==> flow/design.v (excerpt) <==
module Cordic #(parameter MODE = 0, STAGES = 8, WIDTH = 16, PHASE_WIDTH = 19)(
input wire                        in_clk,
input wire                        in_rst,
input wire                        in_enable,
input wire    [WIDTH-1:0]         in_x,
input wire    [WIDTH-1:0]         in_y,
input wire    [PHASE_WIDTH-1:0]   in_phase,
output wire                       out_valid,
output wire   [PHASE_WIDTH-1:0]   out_phase,
output wire   [WIDTH-1:0]         out_x,
output wire   [WIDTH-1:0]         out_y
);
localparam	ROTATIONAL = 0, 
			VECTORING  = 1;
wire signed   [WIDTH:0]         xn [STAGES:0];
wire signed   [WIDTH:0]         yn [STAGES:0];
wire signed   [PHASE_WIDTH-1:0]   zn [STAGES:0];
reg signed  [WIDTH:0]         xn_reg [STAGES:0];
reg signed  [WIDTH:0]         yn_reg [STAGES:0];
reg signed  [PHASE_WIDTH-1:0]   zn_reg [STAGES:0];
reg start;
generate
	if(MODE == ROTATIONAL) begin
reg [WIDTH-1:0] temp_x, temp_y;
reg [PHASE_WIDTH-1:0] temp_z;
always @ (posedge in_clk or negedge in_rst) 
begin
 if(!in_rst) begin
	temp_x <= 'b0;
	temp_y <= 'b0;
	temp_z <= 'b0; 
  ...
For scale: about 5600 cells after synthesis, about 540 flip-flops, roughly 110 I/O pins, about 0.051 mm² of cells after synthesis.
Settings: LEC_CHECK=0, CAP_MARGIN=20, CORE_MARGIN=2, CORE_UTILIZATION=37, SLEW_MARGIN=20; clock period 8.77 ns.
run.sh (not shown) runs the stock make flow with config.mk's settings and CLKGATE_MAP_FILE=.
The starting point finished clean.
Rerun with:
Settings changed: CORE_UTILIZATION 37 to 40, SETUP_SLACK_MARGIN set to -0.2.
The new run completed without violations.
Clock-buffer cell count climbs by 6.
Global-route usage climbs by 1.2 points.
Die size drops by a little under a tenth.
Routed wire length drops slightly.
Rerun with:
Settings changed: SETUP_SLACK_MARGIN -0.2 to unset.
Outcome:
- The changed run completed with no timing, DRC or antenna violations
- setup slack improved by 0.14 ns
- wire length barely changes
- critical path depth does not change
- clock skew is about the same
- clock-buffer cell count does not change
- utilization stays flat
- hold slack barely changes
- non-clock buffer count goes down by 1
- global-route usage stays flat
- fmax rose by 1.7%
Rerun with:
Settings changed: CORE_UTILIZATION 40 to 72, PLACE_DENSITY_LB_ADDON set to 0.0, SETUP_SLACK_MARGIN set to 1.99.
Clock period 8.77 ns to 7.37 ns, I/O delays scaled along.
Effect:
- The changed run completed, yet does not pass: negative setup slack
- clock skew hardly moves
- sequential cell count does not change
- count of clock-buffer cells in the layout fell by 14

## run 1
The RTL this note starts from:
==> flow/design.v <==
module Cordic #(parameter MODE = 0, STAGES = 8, WIDTH = 16, PHASE_WIDTH = 19)(
input wire                        in_clk,
input wire                        in_rst,
input wire                        in_enable,
input wire    [WIDTH-1:0]         in_x,
input wire    [WIDTH-1:0]         in_y,
input wire    [PHASE_WIDTH-1:0]   in_phase,
output wire                       out_valid,
output wire   [PHASE_WIDTH-1:0]   out_phase,
output wire   [WIDTH-1:0]         out_x,
output wire   [WIDTH-1:0]         out_y
);
localparam	ROTATIONAL = 0, 
			VECTORING  = 1;
wire signed   [WIDTH:0]         xn [STAGES:0];
wire signed   [WIDTH:0]         yn [STAGES:0];
wire signed   [PHASE_WIDTH-1:0]   zn [STAGES:0];
reg signed  [WIDTH:0]         xn_reg [STAGES:0];
reg signed  [WIDTH:0]         yn_reg [STAGES:0];
reg signed  [PHASE_WIDTH-1:0]   zn_reg [STAGES:0];
reg start;
generate
	if(MODE == ROTATIONAL) begin
reg [WIDTH-1:0] temp_x, temp_y;
reg [PHASE_WIDTH-1:0] temp_z;
always @ (posedge in_clk or negedge in_rst) 
begin
 if(!in_rst) begin
	temp_x <= 'b0;
	temp_y <= 'b0;
	temp_z <= 'b0; 
 end else if (start) begin
	temp_x <= in_x;
	temp_y <= in_y;
	temp_z <= in_phase;
	end
end
wire [PHASE_WIDTH-1:0] half_pi = 19'h19220;
wire [PHASE_WIDTH-1:0] z_limit = 19'h1b333;
reg [WIDTH-1:0] adjusted_x, adjusted_y;
reg [PHASE_WIDTH-1:0] adjusted_z;
always @ (*) 
begin
	if(temp_z[PHASE_WIDTH-1] == 1'b0 && temp_z > z_limit) begin
		adjusted_x = ~temp_y + 'b1;
		adjusted_y = temp_x;
		adjusted_z = temp_z - half_pi;
	end 
	else if(temp_z[PHASE_WIDTH-1] == 1'b1 && (~temp_z+19'b1) > z_limit) begin
		adjusted_x = temp_y;
		adjusted_y = ~temp_x + 'b1;
		adjusted_z = temp_z + half_pi;
	end 
	else begin
		adjusted_x = temp_x;
		adjusted_y = temp_y;
		adjusted_z = temp_z;
	end
end
assign xn[0] = {adjusted_x[WIDTH-1], adjusted_x};
assign yn[0] = {adjusted_y[WIDTH-1], adjusted_y};
assign zn[0] = adjusted_z;
end else if(MODE == VECTORING) begin
assign xn[0] = {in_x[WIDTH-1], in_x};
assign yn[0] = {in_y[WIDTH-1], in_y};
assign zn[0] = 'b0;
end
endgenerate
generate 
genvar i;
	if(MODE == ROTATIONAL) begin
for(i=0; i<STAGES; i=i+1) begin
  assign xn[i+1] = (zn_reg[i][PHASE_WIDTH-1] == 1'b0) ? xn_reg[i]-(yn_reg[i]>>>i)   : xn_reg[i]+(yn_reg[i]>>>i);
  assign yn[i+1] = (zn_reg[i][PHASE_WIDTH-1] == 1'b0) ? yn_reg[i]+(xn_reg[i]>>>i)   : yn_reg[i]-(xn_reg[i]>>>i);
  assign zn[i+1] = (zn_reg[i][PHASE_WIDTH-1] == 1'b0) ? zn_reg[i]-arctangent(i) : zn_reg[i]+arctangent(i);
end
end else if(MODE == VECTORING) begin
for(i=0; i<STAGES; i=i+1) begin
  assign xn[i+1] = (yn_reg[i][WIDTH] == 1'b1) ? xn_reg[i]-(yn_reg[i]>>>i)   : xn_reg[i]+(yn_reg[i]>>>i);
  assign yn[i+1] = (yn_reg[i][WIDTH] == 1'b1) ? yn_reg[i]+(xn_reg[i]>>>i)   : yn_reg[i]-(xn_reg[i]>>>i);
  assign zn[i+1] = (yn_reg[i][WIDTH] == 1'b1) ? zn_reg[i]-arctangent(i) : zn_reg[i]+arctangent(i);
end
end
endgenerate
always @ (posedge in_clk or negedge in_rst)
	if(!in_rst)
		start <= 1'b0;
	else
		start <= in_enable;
reg [STAGES+2:0] valid_reg;	
for(i=0; i<=STAGES; i=i+1) begin
  always @ (posedge in_clk or negedge in_rst)
    if(!in_rst)begin
      xn_reg[i] <= 'b0;
      yn_reg[i] <= 'b0;
      zn_reg[i] <= 'b0;    
    end
    else if(valid_reg[i+1]) begin
      xn_reg[i] <= xn[i];
      yn_reg[i] <= yn[i];
      zn_reg[i] <= zn[i];
    end
end
wire signed [15:0] k = 18'h009B7;
wire signed [31:0] scaled_x = xn_reg[STAGES] * k;
wire signed [31:0] scaled_y = yn_reg[STAGES] * k;
assign out_x = scaled_x[27:12];
assign out_y = scaled_y[27:12];
assign out_phase = zn_reg[STAGES];
always@(posedge in_clk or negedge in_rst)
begin
  if(!in_rst)
    valid_reg <= 'b0;
  else
    valid_reg <= {valid_reg[STAGES+1:0], in_enable};
end
assign out_valid = valid_reg[STAGES+2];
function [18:0] arctangent;
  input [3:0] i;
  begin
    case (i)
    0 : arctangent = 19'b000_1100100100001111;  
    1 : arctangent = 19'b000_0111011010110001;  
    2 : arctangent = 19'b000_0011111010110110;  
    3 : arctangent = 19'b000_0001111111010101;  
    4 : arctangent = 19'b000_0000111111111010;  
    5 : arctangent = 19'b000_0000011111111111;  
    6 : arctangent = 19'b000_0000001111111111;  
    7 : arctangent = 19'b000_0000000111111111;  
    8 : arctangent = 19'b000_0000000011111111;  
    9 : arctangent = 19'b000_0000000001111111;  
    10: arctangent = 19'b000_0000000000111111;  
    11: arctangent = 19'b000_0000000000011111;  
    12: arctangent = 19'b000_0000000000001111;  
    13: arctangent = 19'b000_0000000000000111;  
    14: arctangent = 19'b000_0000000000000011;  
    15: arctangent = 19'b000_0000000000000001;  
    default: arctangent = 19'b000_0000000000000000;  
    endcase
  end
endfunction
endmodule
export LEC_CHECK = 0
export CAP_MARGIN = 5
export CELL_PAD_IN_SITES_GLOBAL_PLACEMENT = 2
export CORE_MARGIN = 2
export CORE_UTILIZATION = 41
export SLEW_MARGIN = 10
create_clock -name core_clock -period 9.0 [get_ports {in_clk}]
Inputs modified between run 1 and run 2:
# run 1
export LEC_CHECK = 0
export CAP_MARGIN = 5
export CELL_PAD_IN_SITES_GLOBAL_PLACEMENT = 2
export CORE_MARGIN = 2
export CORE_UTILIZATION = 41
export SLEW_MARGIN = 10
create_clock -name core_clock -period 9.0 [get_ports {in_clk}]
# run 2
export LEC_CHECK = 0
export CAP_MARGIN = 20
export CORE_MARGIN = 2
export CORE_UTILIZATION = 72
export SLEW_MARGIN = 20
export TNS_END_PERCENT = 45
create_clock -name core_clock -period 9.57 [get_ports {in_clk}]
## What came out
Run 2 completed; timing, DRC and antenna clean
Final instance area sits lower in run 2 than in run 1.
Comparing run 1 against run 2, there is no change at all in final tally of hold violations.
Looking at placed wire-length estimate after detailed placement, run 2 sits below run 1.
Run 2 vs. run 1: minimum setup slack in the final design went down 0.091 ns, global-route usage went up 12 points, wire length on met1 went down 14%, count of TritonRoute iterations in the first routing pass went up 2.
Run 2 ended up with out_x[15] as its capture point of the critical path; run 1 ended up with out_x[14].
Inputs modified between run 2 and run 3:
# run 2
export LEC_CHECK = 0
export CAP_MARGIN = 20
export CORE_MARGIN = 2
export CORE_UTILIZATION = 72
export SLEW_MARGIN = 20
export TNS_END_PERCENT = 45
create_clock -name core_clock -period 9.57 [get_ports {in_clk}]
# run 3
export LEC_CHECK = 0
export ABC_AREA = 1
export CAP_MARGIN = 5
export CORE_MARGIN = 2
export CORE_UTILIZATION = 72
export CTS_CLUSTER_DIAMETER = 370
export HOLD_SLACK_MARGIN = -0.1
export PLACE_DENSITY = 0.64
export SETUP_SLACK_MARGIN = 1.28
export SLEW_MARGIN = 20
create_clock -name core_clock -period 4.87 [get_ports {in_clk}]
### Flow results
- Complete run, failing final checks: run 3, reason setup timing.
- Design area of run 3 exceeds that of run 2 by a little under 10%.
- | adder and majority cell fraction of the synthesized area | lower: run 3 |
[inputs] run 4 vs run 3
# run 3
export LEC_CHECK = 0
export ABC_AREA = 1
export CAP_MARGIN = 5
export CORE_MARGIN = 2
export CORE_UTILIZATION = 72
export CTS_CLUSTER_DIAMETER = 370
export HOLD_SLACK_MARGIN = -0.1
export PLACE_DENSITY = 0.64
export SETUP_SLACK_MARGIN = 1.28
export SLEW_MARGIN = 20
create_clock -name core_clock -period 4.87 [get_ports {in_clk}]
# run 4
export LEC_CHECK = 0
export CAP_MARGIN = 5
export CORE_MARGIN = 2
export CORE_UTILIZATION = 72
export PLACE_DENSITY = 0.64
export SETUP_SLACK_MARGIN = -0.57
export SLEW_MARGIN = 20
create_clock -name core_clock -period 6.92 [get_ports {in_clk}]
### Flow results
| run 4 | all stages done | FAIL | setup timing |
Run 4 against run 3; tally of unique sky130hd cells used after synthesis is up by more than a quarter.
In the flow results for run 4 and run 3, the initial standard-cell utilization of the core is smaller on run 4.
Run 4 — transition time at the pin with the least slew margin 0.010 ns higher, run 3 as reference
Diff run 3 -> run 4: combined global-route utilization of all metal layers lost 4.5 points; hold slack picked up an extra 0.14 ns.
Compared to run 3, run 4 has met1 usage 5.9 points lower.
Run 3 reports its topmost layer with routed signal wires as met4 while run 4 reports met5.
